Design Final_AXI_to_APB_Bridge, start of the top module:
module Final_AXI_to_APB_Bridge #(
    parameter AXI_ADDR_WIDTH    = 32,
    parameter AXI_DATA_WIDTH    = 32,
    parameter AXI_MAX_BURST_LEN = 8,
    parameter AXI_BURST_WIDTH   = 2,
    parameter AXI_SIZE_WIDTH    = 3,
    parameter APB_ADDR_WIDTH    = 32,
    parameter APB_DATA_WIDTH    = 32
)(
    input  [AXI_ADDR_WIDTH-1:0]    AWADDR,
    input  [AXI_BURST_WIDTH-1:0]   AWBURST,
    input  [AXI_MAX_BURST_LEN-1:0] AWLEN,
    input                          AWVALID,
    output                         AWREADY,
    input  [AXI_ADDR_WIDTH-1:0]    ARADDR,
    input  [AXI_BURST_WIDTH-1:0]   ARBURST,
    input  [AXI_MAX_BURST_LEN-1:0] ARLEN,
    input                          ARVALID,
    output                         ARREADY,
    input  [AXI_DATA_WIDTH-1:0]    WDATA,
    input                          WVALID,
    input                          WLAST,
    input  [AXI_DATA_WIDTH/8-1:0]  WSTRB,
    output                         WREADY,
    output [AXI_DATA_WIDTH-1:0]    RDATA,
    output [1:0]                   RRESP,
    output                         RVALID,
    output                         RLAST,
    input                          RREADY,
    output [1:0]                   BRESP,
    output                         BVALID,
    input                          BREADY,
    input                          ACLK,
    input                          ARESETn,
    output [APB_ADDR_WIDTH-1:0]    PADDR,
    output                         PWRITE,
    output                         PSEL1,
    output                         PSEL2,
    output                         PSEL3,
    output                         PSEL4,
    output                         PENABLE,
    output [APB_DATA_WIDTH-1:0]    PWDATA,
    input  [APB_DATA_WIDTH-1:0]    PRDATA,
    input                          PREADY
);
export LEC_CHECK = 0
export CAP_MARGIN = 20
export CORE_MARGIN = 2
export CORE_UTILIZATION = 66
export HOLD_SLACK_MARGIN = -0.08
export MAX_ROUTING_LAYER = met4
export PLACE_DENSITY = 0.6
export SLEW_MARGIN = 20
create_clock -name core_clock -period 5.62 [get_ports {ACLK}]
run.sh (not shown) runs the stock make flow with config.mk's settings and CLKGATE_MAP_FILE=.
Rerun with:
Settings changed: CORE_UTILIZATION 66 to 40, HOLD_SLACK_MARGIN -0.08 to default, MAX_ROUTING_LAYER met4 to default.
Clock period 5.62 ns to 5.82 ns, I/O delays scaled along.
Outcome: Count of clock-buffer cells in the layout went down by 4. Die size climbs by 63%. Cell area came out higher by about 2%.
Rerun with:
Settings changed: CORE_UTILIZATION 40 to 69, CTS_CLUSTER_DIAMETER from default to 394, CTS_CLUSTER_SIZE from default to 100.
Clock period 5.82 ns to 2.85 ns, I/O delays scaled along.
What happened: The changed run aborted during clock tree synthesis; die size fell by 41%; synthesized cell count does not change; synthesized area is unchanged.
Rerun with:
Settings changed: CORE_UTILIZATION 69 to 72, CTS_CLUSTER_DIAMETER 394 to default, CTS_CLUSTER_SIZE 100 to default, PLACE_DENSITY 0.6 to 0.67.
Clock period 2.85 ns to 4.62 ns, I/O delays scaled along.
This time the run ended with an error in global routing with GRT-0116.
Die area falls by 4.1%.
Area after synthesis is unchanged.
Synthesized cell count does not change.


## old
Final_AXI_to_APB_Bridge again, from the RTL that the note above started with.
## Final_AXI_to_APB_Bridge
module Final_AXI_to_APB_Bridge #(
    parameter AXI_ADDR_WIDTH    = 32,
    parameter AXI_DATA_WIDTH    = 32,
    parameter AXI_MAX_BURST_LEN = 8,
    parameter AXI_BURST_WIDTH   = 2,
    parameter AXI_SIZE_WIDTH    = 3,
    parameter APB_ADDR_WIDTH    = 32,
    parameter APB_DATA_WIDTH    = 32
)(
    input  [AXI_ADDR_WIDTH-1:0]    AWADDR,
    input  [AXI_BURST_WIDTH-1:0]   AWBURST,
    input  [AXI_MAX_BURST_LEN-1:0] AWLEN,
    input                          AWVALID,
    output                         AWREADY,
    input  [AXI_ADDR_WIDTH-1:0]    ARADDR,
    input  [AXI_BURST_WIDTH-1:0]   ARBURST,
    input  [AXI_MAX_BURST_LEN-1:0] ARLEN,
    input                          ARVALID,
    output                         ARREADY,
    input  [AXI_DATA_WIDTH-1:0]    WDATA,
    input                          WVALID,
    input                          WLAST,
    input  [AXI_DATA_WIDTH/8-1:0]  WSTRB,
    output                         WREADY,
    output [AXI_DATA_WIDTH-1:0]    RDATA,
    output [1:0]                   RRESP,
    output                         RVALID,
    output                         RLAST,
    input                          RREADY,
    output [1:0]                   BRESP,
    output                         BVALID,
    input                          BREADY,
    input                          ACLK,
    input                          ARESETn,
    output [APB_ADDR_WIDTH-1:0]    PADDR,
    output                         PWRITE,
    output                         PSEL1,
    output                         PSEL2,
    output                         PSEL3,
    output                         PSEL4,
    output                         PENABLE,
    output [APB_DATA_WIDTH-1:0]    PWDATA,
    input  [APB_DATA_WIDTH-1:0]    PRDATA,
    input                          PREADY
);
export LEC_CHECK = 0
export CAP_MARGIN = 20
export CORE_MARGIN = 2
export CORE_UTILIZATION = 68
export CTS_CLUSTER_DIAMETER = 28
export CTS_CLUSTER_SIZE = 36
export HOLD_SLACK_MARGIN = -0.05
export SLEW_MARGIN = 20
create_clock -name core_clock -period 4.07 [get_ports {ACLK}]
Stage in which a tool error killed old: clock tree synthesis (4_1_cts).
--- input diff old..new ---
Settings: removing HOLD_SLACK_MARGIN (formerly -0.05); removing CTS_CLUSTER_DIAMETER (formerly 28); changing CORE_UTILIZATION from 68 to 70; removing CTS_CLUSTER_SIZE (formerly 36); setting PLACE_DENSITY_LB_ADDON to 0.27 for the first time; changing the clock period (ns, I/O delays scaled along) from 4.07 to 4.75.
--- outcome ---
For new, the flow was terminated by a tool error in global routing (5_1_grt) and produced no final design. The chip area of new falls short of that of old by about 2.8%. Share of async-settable or async-resettable flops after synthesis came out exactly the same in old and new. Worst slack at placement: new vs old up 430 ps. Re number of instances in the placed design: old and new aren't equal, and the higher value belongs to old. [new] HPWL after detailed placement rose 2.8% relative to old. Sort old and new by horizontal die dimension desc -> top: old.


Setup of exp/juniper:
Final_AXI_to_APB_Bridge again, from the RTL that the note above started with.
Settings: LEC_CHECK=0, CAP_MARGIN=20, CORE_MARGIN=8, CORE_UTILIZATION=40, CTS_CLUSTER_SIZE=31, PLACE_DENSITY=0.6, SLEW_MARGIN=10, TNS_END_PERCENT=80; clock period 6.0 ns.
For exp/onyx, these inputs were changed with respect to exp/juniper:
- TNS_END_PERCENT: 80 -> unset
- SLEW_MARGIN: 10 -> 20
- CORE_MARGIN: 8 -> 2
- CTS_CLUSTER_SIZE: 31 -> unset
- the clock period (ns, I/O delays scaled along): 6.0 -> 3.96
Findings:
- Worst hold-check slack: exp/juniper and exp/onyx compared, higher one is exp/juniper
- Est. power | exp/onyx vs exp/juniper | exp/onyx higher
- Re combinational power: exp/juniper and exp/onyx aren't equal, and the lower value belongs to exp/juniper.
- Reported for exp/juniper and exp/onyx, number of antenna-violating nets in the routed design turned out identical to the last digit.
- Per the final summary, exp/juniper finished and its layout is clean on timing, DRC and antenna.
- To summarise exp/onyx: no stage aborted, but the layout did not pass its checks, failing on setup timing.
- Count of clock-buffer cells in the layout down 2.3% in exp/onyx wrt exp/juniper
- For vertical extent of the die, dividing the value from exp/juniper by the value from exp/onyx gives 1.05.
- Of exp/juniper and exp/onyx, exp/onyx shows the higher total number of nets in the final design, with exp/juniper below it.
- exp/onyx ends up with a post-route fraction of the period consumed by the critical path that is 14 points higher than in exp/juniper.
- Sort exp/juniper and exp/onyx by proportion of cell area spent on the clock network asc -> top: exp/onyx
- exp/onyx vs. exp/juniper: cell area after layout went up; power share of the combinational group went up.
Inputs modified between exp/onyx and exp/fjord:
- SETUP_SLACK_MARGIN: unset -> -0.34
- CORE_UTILIZATION: 40 -> 58
- PLACE_DENSITY: 0.6 -> unset
- the clock period (ns, I/O delays scaled along): 3.96 -> 4.07
## What came out
- exp/fjord ran in full, but the layout does not pass; the checks complain about setup timing.
- | placement-stage worst setup slack | lower: exp/fjord |
- Relative to exp/onyx, setup slack of the worst register-to-register path decreased by 0.11 ns in exp/fjord.
- exp/fjord — fraction of the core area occupied by cells at floorplan 18 points higher, exp/onyx as reference
- The run with more routed wire is exp/onyx, not exp/fjord.
- Compared to exp/onyx, exp/fjord has fraction of area in registers 1.3 points higher.
- | hold slack | exp/fjord vs exp/onyx | better |
- Cmp exp/fjord and exp/onyx / total power after layout / lower: exp/fjord
### exp/fjord -> exp/xenon
- a deleted SETUP_SLACK_MARGIN that had been -0.34
- an added TNS_END_PERCENT of 5
- an added PLACE_DENSITY_LB_ADDON of 0.24
- a change of CORE_UTILIZATION from 58 to 72
- an added CTS_CLUSTER_DIAMETER of 28
## What came out
- exp/xenon is listed as incomplete: the tool reported an error in clock tree synthesis (4_1_cts) and the run ended there.
- exp/xenon ended with less x dimension of the die than exp/fjord.
- Max cell count after placement across exp/fjord and exp/xenon: exp/fjord
- Per the comparison of exp/xenon with exp/fjord, number of flops mapped to enable cells by yosys saw little to no change; pre-CTS setup slack saw a decrease; synthesized cell count saw little to no change; area of the die saw a decrease.
- Note that the floorplan core area recorded for exp/fjord amounts to 1.2 times the value seen in exp/xenon.
diff inputs: exp/xenon => exp/garnet
- PLACE_DENSITY_LB_ADDON no longer set, was 0.24
- PLACE_DENSITY now 0.6, previously not set
- CTS_CLUSTER_DIAMETER no longer set, was 28
- CTS_CLUSTER_SIZE now 34, previously not set
- CORE_UTILIZATION now 58, was 72
- the clock period (ns, I/O delays scaled along) now 3.23, was 4.07
[summary]
- exp/xenon did not run to completion, as it errored out during clock tree synthesis (4_1_cts).
- Completing all stages was not enough for exp/garnet: its layout failed the final checks because of setup timing.
- Core footprint was higher in exp/garnet than in exp/xenon.
- Sort exp/xenon and exp/garnet by standard cell area after detailed placement, ascending, and exp/xenon comes first.
- Count of distinct cell types in the synthesized netlist: exp/xenon vs exp/garnet identical
- Taking exp/xenon as the reference, in exp/garnet cell total in the yosys stat output flat; share of the core filled by cells before placement fell by 15 points; routability-driven placement congestion ratio shrank by 7.1%.
- exp/garnet -> exp/xenon: synthesized cell count delta 0, exact match
- exp/xenon → exp/garnet: area reported by Yosys stat comparable, die size went up by about 24%.
- Comparing exp/garnet against exp/xenon, there is no change at all in share of synthesized cell area in full adder, half adder and majority cells.
Power and IR drop assume default switching activity.
